Design top_control_unit, start of the top module:
module top_control_unit(
    input wire clk,
    input wire reset,
    input wire btnL,
    input wire btnR,
    input wire btnC,
    input wire [7:0] multiplicand,
    input wire [7:0] multiplier,
    output wire [6:0] seg,
    output wire [3:0] an,
    output led
);
    wire left_pressed, right_pressed, start_pressed;
    pushbutton_detector pb_left (
        .clk(clk),
        .reset(reset),
        .x(btnL),
        .z(left_pressed)
    );
    pushbutton_detector pb_right (
        .clk(clk),
        .reset(reset),
        .x(btnR),
        .z(right_pressed)
    );
    pushbutton_detector pb_center (
        .clk(clk),
        .reset(reset),
        .x(btnC),
        .z(start_pressed)
    );
    wire [15:0] product;
    wire done;
    serial_parallel_multiplier spm (
        .clk(clk),
        .rst(reset),
        .start(start_pressed),
        .x(multiplicand),
        .y(multiplier),
        .P(product),
        .flag(done)
    );
    assign led = done;
    wire [19:0] bcd_unsigned;
    wire sign_bit = product[15];
    wire [15:0] productabs = sign_bit ? (~product + 1) : product;
    bin_to_bcd #(.W(16)) converter (
        .bin(productabs),
        .bcd(bcd_unsigned)
    );
    reg [1:0] state;
    wire [3:0] d0 = bcd_unsigned[3:0];
    wire [3:0] d1 = bcd_unsigned[7:4];
    wire [3:0] d2 = bcd_unsigned[11:8];
    wire [3:0] d3 = bcd_unsigned[15:12];
    wire [3:0] d4 = bcd_unsigned[19:16];
    wire [3:0] d5 = sign_bit ? 4'd10 : 4'd15;
    reg [15:0] active_digits;   
    wire tick;
    clockDivider #(50) divide (clk,reset,tick);
   always @(posedge clk or posedge reset) begin
    if (reset)
        state <= 0;
  ...
clock: 30.0 ns
lec_check: 0
abc_area: 1
cap_margin: 20
cell_pad_in_sites_detail_placement: 2
cell_pad_in_sites_global_placement: 1
core_aspect_ratio: 0.61
core_margin: 2
core_utilization: 69
cts_cluster_diameter: 110
cts_cluster_size: 19
gpl_routability_driven: 0
gpl_timing_driven: 0
hold_slack_margin: 0.18
min_routing_layer: met1
place_density_lb_addon: 0.18
slew_margin: 0
run.sh (not shown) runs the stock make flow with config.mk's settings and CLKGATE_MAP_FILE=.
The starting point stopped in global placement without I/O (3_1_place_gp_skip_io) with FLW-0024.
Change:
Settings changed: CAP_MARGIN 20 to 40, CELL_PAD_IN_SITES_DETAIL_PLACEMENT 2 to unset, CELL_PAD_IN_SITES_GLOBAL_PLACEMENT 1 to unset, CORE_ASPECT_RATIO 0.61 to unset, CORE_UTILIZATION 69 to 72, CTS_CLUSTER_DIAMETER 110 to 236, CTS_CLUSTER_SIZE 19 to 15, GPL_ROUTABILITY_DRIVEN 0 to unset, GPL_TIMING_DRIVEN 0 to unset, HOLD_SLACK_MARGIN 0.18 to 0.29, MIN_ROUTING_LAYER met1 to unset, PLACE_DENSITY_LB_ADDON 0.18 to 0.2, SETUP_SLACK_MARGIN set to 0.07, SLEW_MARGIN 0 to 20.
Clock period 30.0 ns to 13.4 ns, I/O delays scaled along.
Outcome:
- Now the flow completed with no timing, DRC or antenna violations
- die size shrinks by about 4%
- synthesized cell count does not change
- synthesized area is unchanged
Change:
Settings changed: ABC_AREA 1 to unset, CAP_MARGIN 40 to 20, CELL_PAD_IN_SITES_DETAIL_PLACEMENT set to 2, CORE_UTILIZATION 72 to 40, CTS_CLUSTER_DIAMETER 236 to unset, CTS_CLUSTER_SIZE 15 to 87, GPL_ROUTABILITY_DRIVEN set to 0, HOLD_SLACK_MARGIN 0.29 to 0.18, MIN_ROUTING_LAYER set to met2, PLACE_DENSITY_LB_ADDON 0.2 to 0.18, SETUP_SLACK_MARGIN 0.07 to unset.
Clock period 13.4 ns to 30.0 ns, I/O delays scaled along.
The new run finished clean.
Global-route usage goes up by 10 points.
Count of clock-buffer cells in the layout goes up by 4.
Setup slack improved by 4300 ps.
Power goes down by about 46%.
Wire length goes up by about 50%.
Critical path depth goes down by 20.
Sequential power goes down by about 55%.
Die size goes up by about 80%.
Worst hold slack improved by 25 ps.
Non-clock buffer count goes down by 72.

---

wip/tundra:
The RTL this note starts from:
==> flow/design.v <==
`timescale 1ns / 1ps
module helper_bcd_to_7seg(
    input wire [3:0] bcd_in,
    output reg [6:0] seg_out
);
    always @(*) begin
        case (bcd_in)
            4'd0: seg_out = 7'b1000000;
            4'd1: seg_out = 7'b1111001;
            4'd2: seg_out = 7'b0100100;
            4'd3: seg_out = 7'b0110000;
            4'd4: seg_out = 7'b0011001;
            4'd5: seg_out = 7'b0010010;
            4'd6: seg_out = 7'b0000010;
            4'd7: seg_out = 7'b1111000;
            4'd8: seg_out = 7'b0000000;
            4'd9: seg_out = 7'b0010000;
            4'd10: seg_out = 7'b0111111;  
            default: seg_out = 7'b1111111;  
        endcase
    end
endmodule
`timescale 1ns / 1ps
module seven_seg_display(
    input wire clk,
    input wire reset,  
    input wire [15:0] bcd_digit,   
    output wire [6:0] seg,  
    output wire [3:0] an            
);
    reg [2:0] digit_index;
    reg [3:0] current_bcd;
    reg [19:0] refresh_counter;
    wire [6:0] seg_out;
    helper_bcd_to_7seg d5 (.bcd_in(current_bcd),.seg_out(seg_out));
    always @(posedge clk or posedge reset) begin
        if (reset) begin
            refresh_counter <= 0;
            digit_index <= 0;
        end else begin
            refresh_counter <= refresh_counter + 1;
            if (refresh_counter == 10) begin
                refresh_counter <= 0;
                digit_index <= digit_index + 1;
                if (digit_index == 3'd3)  
                    digit_index <= 0;
            end
        end
    end
    always @(*) begin
        case (digit_index)
            3'd0: current_bcd = bcd_digit[3:0];      
            3'd1: current_bcd = bcd_digit[7:4];      
            3'd2: current_bcd = bcd_digit[11:8];     
            3'd3: current_bcd = bcd_digit[15:12];    
            default: current_bcd = 4'd15;            
        endcase
    end 
    assign seg = seg_out;
reg [3:0] an_reg;
always @(*) begin
    case (digit_index)
        3'd0: an_reg = 4'b1110;  
        3'd1: an_reg = 4'b1101;  
        3'd2: an_reg = 4'b1011;  
        3'd3: an_reg = 4'b0111;  
        default: an_reg = 4'b1111;
    endcase
end
assign an = an_reg;
endmodule
`timescale 1ns / 1ps
module bin_to_bcd #( parameter W = 18)   
  ( input [W-1:0] bin,   
    output reg [W+(W-4)/3:0] bcd);  
  integer i,j;
  always @(bin) begin
    for(i = 0; i <= W+(W-4)/3; i = i+1) bcd[i] = 0;      
    bcd[W-1:0] = bin;                                    
    for(i = 0; i <= W-4; i = i+1)                        
      for(j = 0; j <= i/3; j = j+1)                      
        if (bcd[W-i+4*j -: 4] > 4)                       
          bcd[W-i+4*j -: 4] = bcd[W-i+4*j -: 4] + 4'd3;  
  end
endmodule
`timescale 1ns / 1ps
  module serial_parallel_multiplier(
    input clk, rst,
    input start,
    input [7:0] x, y,
    output reg [15:0] P,
    output reg flag
    );
     reg state;
    reg [7:0] x_reg;
    reg [7:0] y_reg;
    reg s;
    reg [3:0] counter;
    always @(posedge clk , posedge rst) begin
        if (rst) begin
            flag <= 0;
            x_reg <= 0;
            y_reg <= 0;
            P <= 0;
            counter <= 0;
            state <= 0;
        end
        else if (start && state == 0) begin
            state <= 1;
            flag <= 0;
               s <= x[7] ^ y[7];
            y_reg <= y[7] ? (~y + 1) : y;
            x_reg <= x[7] ? (~x + 1) : x;
                P <= 0;
           counter <= 8;
        end
        else if (state) begin
            if (counter > 0) begin
                P <= P + (y_reg[0] ? ({8'b0, x_reg} << (8 - counter)) : 0);
                y_reg <= {y_reg[7], y_reg[7:1]};
                counter <= counter - 1;
            end
            else begin
                P <= s ? (~P + 1) : P;
                flag <= 1;
                state <= 0;
            end
        end
    end
endmodule
`timescale 1ns / 1ps
module top_control_unit(
    input wire clk,
    input wire reset,
    input wire btnL,
    input wire btnR,
    input wire btnC,
    input wire [7:0] multiplicand,
    input wire [7:0] multiplier,
    output wire [6:0] seg,
    output wire [3:0] an,
    output led
);
    wire left_pressed, right_pressed, start_pressed;
    pushbutton_detector pb_left (
        .clk(clk),
        .reset(reset),
        .x(btnL),
        .z(left_pressed)
    );
    pushbutton_detector pb_right (
        .clk(clk),
        .reset(reset),
        .x(btnR),
        .z(right_pressed)
    );
    pushbutton_detector pb_center (
        .clk(clk),
        .reset(reset),
        .x(btnC),
        .z(start_pressed)
    );
    wire [15:0] product;
    wire done;
    serial_parallel_multiplier spm (
        .clk(clk),
        .rst(reset),
        .start(start_pressed),
        .x(multiplicand),
        .y(multiplier),
        .P(product),
        .flag(done)
    );
    assign led = done;
    wire [19:0] bcd_unsigned;
    wire sign_bit = product[15];
    wire [15:0] productabs = sign_bit ? (~product + 1) : product;
    bin_to_bcd #(.W(16)) converter (
        .bin(productabs),
        .bcd(bcd_unsigned)
    );
    reg [1:0] state;
    wire [3:0] d0 = bcd_unsigned[3:0];
    wire [3:0] d1 = bcd_unsigned[7:4];
    wire [3:0] d2 = bcd_unsigned[11:8];
    wire [3:0] d3 = bcd_unsigned[15:12];
    wire [3:0] d4 = bcd_unsigned[19:16];
    wire [3:0] d5 = sign_bit ? 4'd10 : 4'd15;
    reg [15:0] active_digits;   
    wire tick;
    clockDivider #(50) divide (clk,reset,tick);
   always @(posedge clk or posedge reset) begin
    if (reset)
        state <= 0;
    else if (tick) begin
        case (state)
            2'd0: if (right_pressed) state <= 1;
            2'd1: begin
                if (right_pressed) state <= 2;
                else if (left_pressed) state <= 0;
            end
            2'd2: if (left_pressed) state <= 1;
            default: state <= 0;
        endcase
    end
end
    always @(*) begin
        case (state)
            2'd0: active_digits = {d5, d4, d3, d2};  
            2'd1: active_digits = {d5, d3, d2, d1};  
            2'd2: active_digits = {d5, d2, d1, d0};  
            default: active_digits = {d5, d4, d3, d2};
        endcase
    end
    seven_seg_display display_unit (
        .clk(clk),
        .reset(reset),
        .bcd_digit(active_digits),  
        .seg(seg),
        .an(an)
    );
endmodule
module pushbutton_detector(
input clk,reset,x,
output z
    );
wire tick;
clockDivider #(50) divide (clk,reset,tick);
wire out;
debouncer deb(clk,tick,reset,x,out);
wire out2;
synchronizer sync(clk,tick,reset,out,out2);
wire out3;
rising_edge rizz(clk,tick,reset,out2,out3);
assign z = out3;     
endmodule
module rising_edge(
input clk, en, reset, x,
output reg z
    );
    reg x_prev;
    always @(posedge clk or posedge reset) begin
        if (reset) begin
            x_prev <= 0;
            z <= 0;
        end else if (en) begin
            z <= x & ~x_prev;   
            x_prev <= x;
        end
    end
endmodule
module debouncer(input clk, en, rst, in, output out);
reg q1,q2,q3;
always@(posedge clk, posedge rst) begin
if(rst == 1'b1) begin
q1 <= 0;
q2 <= 0;
q3 <= 0;
end
else if (en) begin
q1 <= in;
q2 <= q1;
q3 <= q2;
end
end
assign out = (rst) ? 0 : q1&q2&q3;
endmodule
module synchronizer ( input wire clk, en, rst, sig, output reg sig1 );
 reg meta;
 always @(posedge clk, posedge rst) begin
 if (rst) begin
 meta <= 0;
 sig1 <= 0;
 end
 else if (en) begin
 meta <= sig;
 sig1 <= meta;
 end
 end
endmodule
module clockDivider #(parameter n = 50000000)
(input clk, rst, output tick);
wire [31:0] count;
reg clk_out;
counter_x_bit #(32,n) counterMod
(.clk(clk), .reset(rst),.en(1'b1), .count(count));
assign tick = (count == n-1) && !clk_out;
always @ (posedge clk, posedge rst) begin
if (rst)  
clk_out <= 0;
else if (count == n-1)
clk_out <= ~ clk_out;
end
endmodule
module counter_x_bit #(parameter x = 3, n = 6)
(input clk, reset, en, output reg [x-1:0] count);
always @(posedge clk, posedge reset) begin
if (reset == 1)
    count <= 0; 
else if(!en)
    count <= count; 
else if(count == n-1)
    count <= 0; 
else
    count <= count + 1;
end
endmodule
export LEC_CHECK = 0
export ABC_AREA = 1
export CAP_MARGIN = 10
export CELL_PAD_IN_SITES_DETAIL_PLACEMENT = 0
export CELL_PAD_IN_SITES_GLOBAL_PLACEMENT = 2
export CORE_ASPECT_RATIO = 0.85
export CORE_MARGIN = 2
export CORE_UTILIZATION = 63
export CTS_CLUSTER_DIAMETER = 164
export CTS_CLUSTER_SIZE = 98
export GPL_ROUTABILITY_DRIVEN = 1
export GPL_TIMING_DRIVEN = 0
export HOLD_SLACK_MARGIN = 0.04
export MAX_ROUTING_LAYER = met5
export PLACE_DENSITY_LB_ADDON = 0.25
export SETUP_SLACK_MARGIN = 2.64
export SLEW_MARGIN = 40
export TNS_END_PERCENT = 20
create_clock -name core_clock -period 39.2 [get_ports {clk}]
wip/tundra terminated abnormally: global placement without I/O (3_1_place_gp_skip_io) reported FLW-0024.
Edits applied to the flow inputs when going from wip/tundra to wip/sierra:
# wip/tundra
export LEC_CHECK = 0
export ABC_AREA = 1
export CAP_MARGIN = 10
export CELL_PAD_IN_SITES_DETAIL_PLACEMENT = 0
export CELL_PAD_IN_SITES_GLOBAL_PLACEMENT = 2
export CORE_ASPECT_RATIO = 0.85
export CORE_MARGIN = 2
export CORE_UTILIZATION = 63
export CTS_CLUSTER_DIAMETER = 164
export CTS_CLUSTER_SIZE = 98
export GPL_ROUTABILITY_DRIVEN = 1
export GPL_TIMING_DRIVEN = 0
export HOLD_SLACK_MARGIN = 0.04
export MAX_ROUTING_LAYER = met5
export PLACE_DENSITY_LB_ADDON = 0.25
export SETUP_SLACK_MARGIN = 2.64
export SLEW_MARGIN = 40
export TNS_END_PERCENT = 20
create_clock -name core_clock -period 39.2 [get_ports {clk}]
# wip/sierra
export LEC_CHECK = 0
export CAP_MARGIN = 20
export CORE_MARGIN = 2
export CORE_UTILIZATION = 58
export CTS_CLUSTER_SIZE = 61
export SETUP_SLACK_MARGIN = 3.78
export SLEW_MARGIN = 20
create_clock -name core_clock -period 13.3 [get_ports {clk}]
### Flow results
- wip/sierra finished all stages; layout check result: FAIL, due to negative setup slack.
- Across both runs, area share of and/or/nand/nor cells after synthesis was lower for wip/sierra than for wip/tundra.
- [wip/sierra] placement row count rose 8 relative to wip/tundra
- Taking wip/tundra over wip/sierra, the synthesized cell count ratio works out to 1.2.
- Summary of wip/sierra over wip/tundra: fraction of registers with async set/reset stayed essentially flat; distinct cell type count of the synthesized netlist moved up; chip footprint +about 12%.
- Compare wip/sierra and wip/tundra | starting utilization of the core area lower: wip/sierra
- Netlist area before placement, wip/sierra and wip/tundra: smaller value in wip/tundra
- Compare wip/sierra and wip/tundra | die extent in y lower: wip/tundra
- In the reports for wip/sierra and wip/tundra, the smaller share of the yosys chip area belonging to registers belongs to wip/sierra.
Here is what was changed in the inputs of wip/maple compared with wip/sierra.
# wip/sierra
export LEC_CHECK = 0
export CAP_MARGIN = 20
export CORE_MARGIN = 2
export CORE_UTILIZATION = 58
export CTS_CLUSTER_SIZE = 61
export SETUP_SLACK_MARGIN = 3.78
export SLEW_MARGIN = 20
create_clock -name core_clock -period 13.3 [get_ports {clk}]
# wip/maple
export LEC_CHECK = 0
export ABC_AREA = 1
export CAP_MARGIN = 40
export CORE_MARGIN = 2
export CORE_UTILIZATION = 72
export CTS_CLUSTER_DIAMETER = 236
export CTS_CLUSTER_SIZE = 15
export HOLD_SLACK_MARGIN = 0.29
export PLACE_DENSITY_LB_ADDON = 0.2
export SETUP_SLACK_MARGIN = 0.92
export SLEW_MARGIN = 20
create_clock -name core_clock -period 13.4 [get_ports {clk}]
### Flow results
wip/maple: complete, dirty (negative setup slack)
Lower global-route track usage on met3 among wip/sierra and wip/maple: wip/sierra
wip/sierra has a higher power than wip/maple.
wip/maple ends up with a relative area change from synthesis to final layout that is 16 points lower than in wip/sierra.
Input changes introduced in wip/violet (baseline for comparison: wip/maple):
# wip/maple
export LEC_CHECK = 0
export ABC_AREA = 1
export CAP_MARGIN = 40
export CORE_MARGIN = 2
export CORE_UTILIZATION = 72
export CTS_CLUSTER_DIAMETER = 236
export CTS_CLUSTER_SIZE = 15
export HOLD_SLACK_MARGIN = 0.29
export PLACE_DENSITY_LB_ADDON = 0.2
export SETUP_SLACK_MARGIN = 0.92
export SLEW_MARGIN = 20
create_clock -name core_clock -period 13.4 [get_ports {clk}]
# wip/violet
export LEC_CHECK = 0
export CAP_MARGIN = 20
export CORE_MARGIN = 2
export CORE_UTILIZATION = 66
export CTS_CLUSTER_SIZE = 62
export SETUP_SLACK_MARGIN = 3.54
export SLEW_MARGIN = 20
create_clock -name core_clock -period 13.3 [get_ports {clk}]
## What came out
wip/violet failed in global routing (5_1_grt) with ODB-0269. Comparing wip/violet and wip/maple, the lower synthesized cell count was measured on wip/violet. Between wip/violet and wip/maple, the die area is higher for wip/violet. In wip/violet, mux share of post-synthesis cell area is higher than in wip/maple. wip/violet reports a lower share of the core filled by cells before placement than wip/maple does. [compare] base=wip/maple new=wip/violet: area inside the core boundary rose 11%; post-synthesis share of cell area spent on and, or, nand and nor gates went down; x dimension of the die up about 6%; area after synthesis shows an increase of 590 µm²; placer's final routability congestion estimate has increased. Average cell area after synthesis went up by more than a quarter going from wip/maple to wip/violet.
Power and IR drop assume default switching activity.
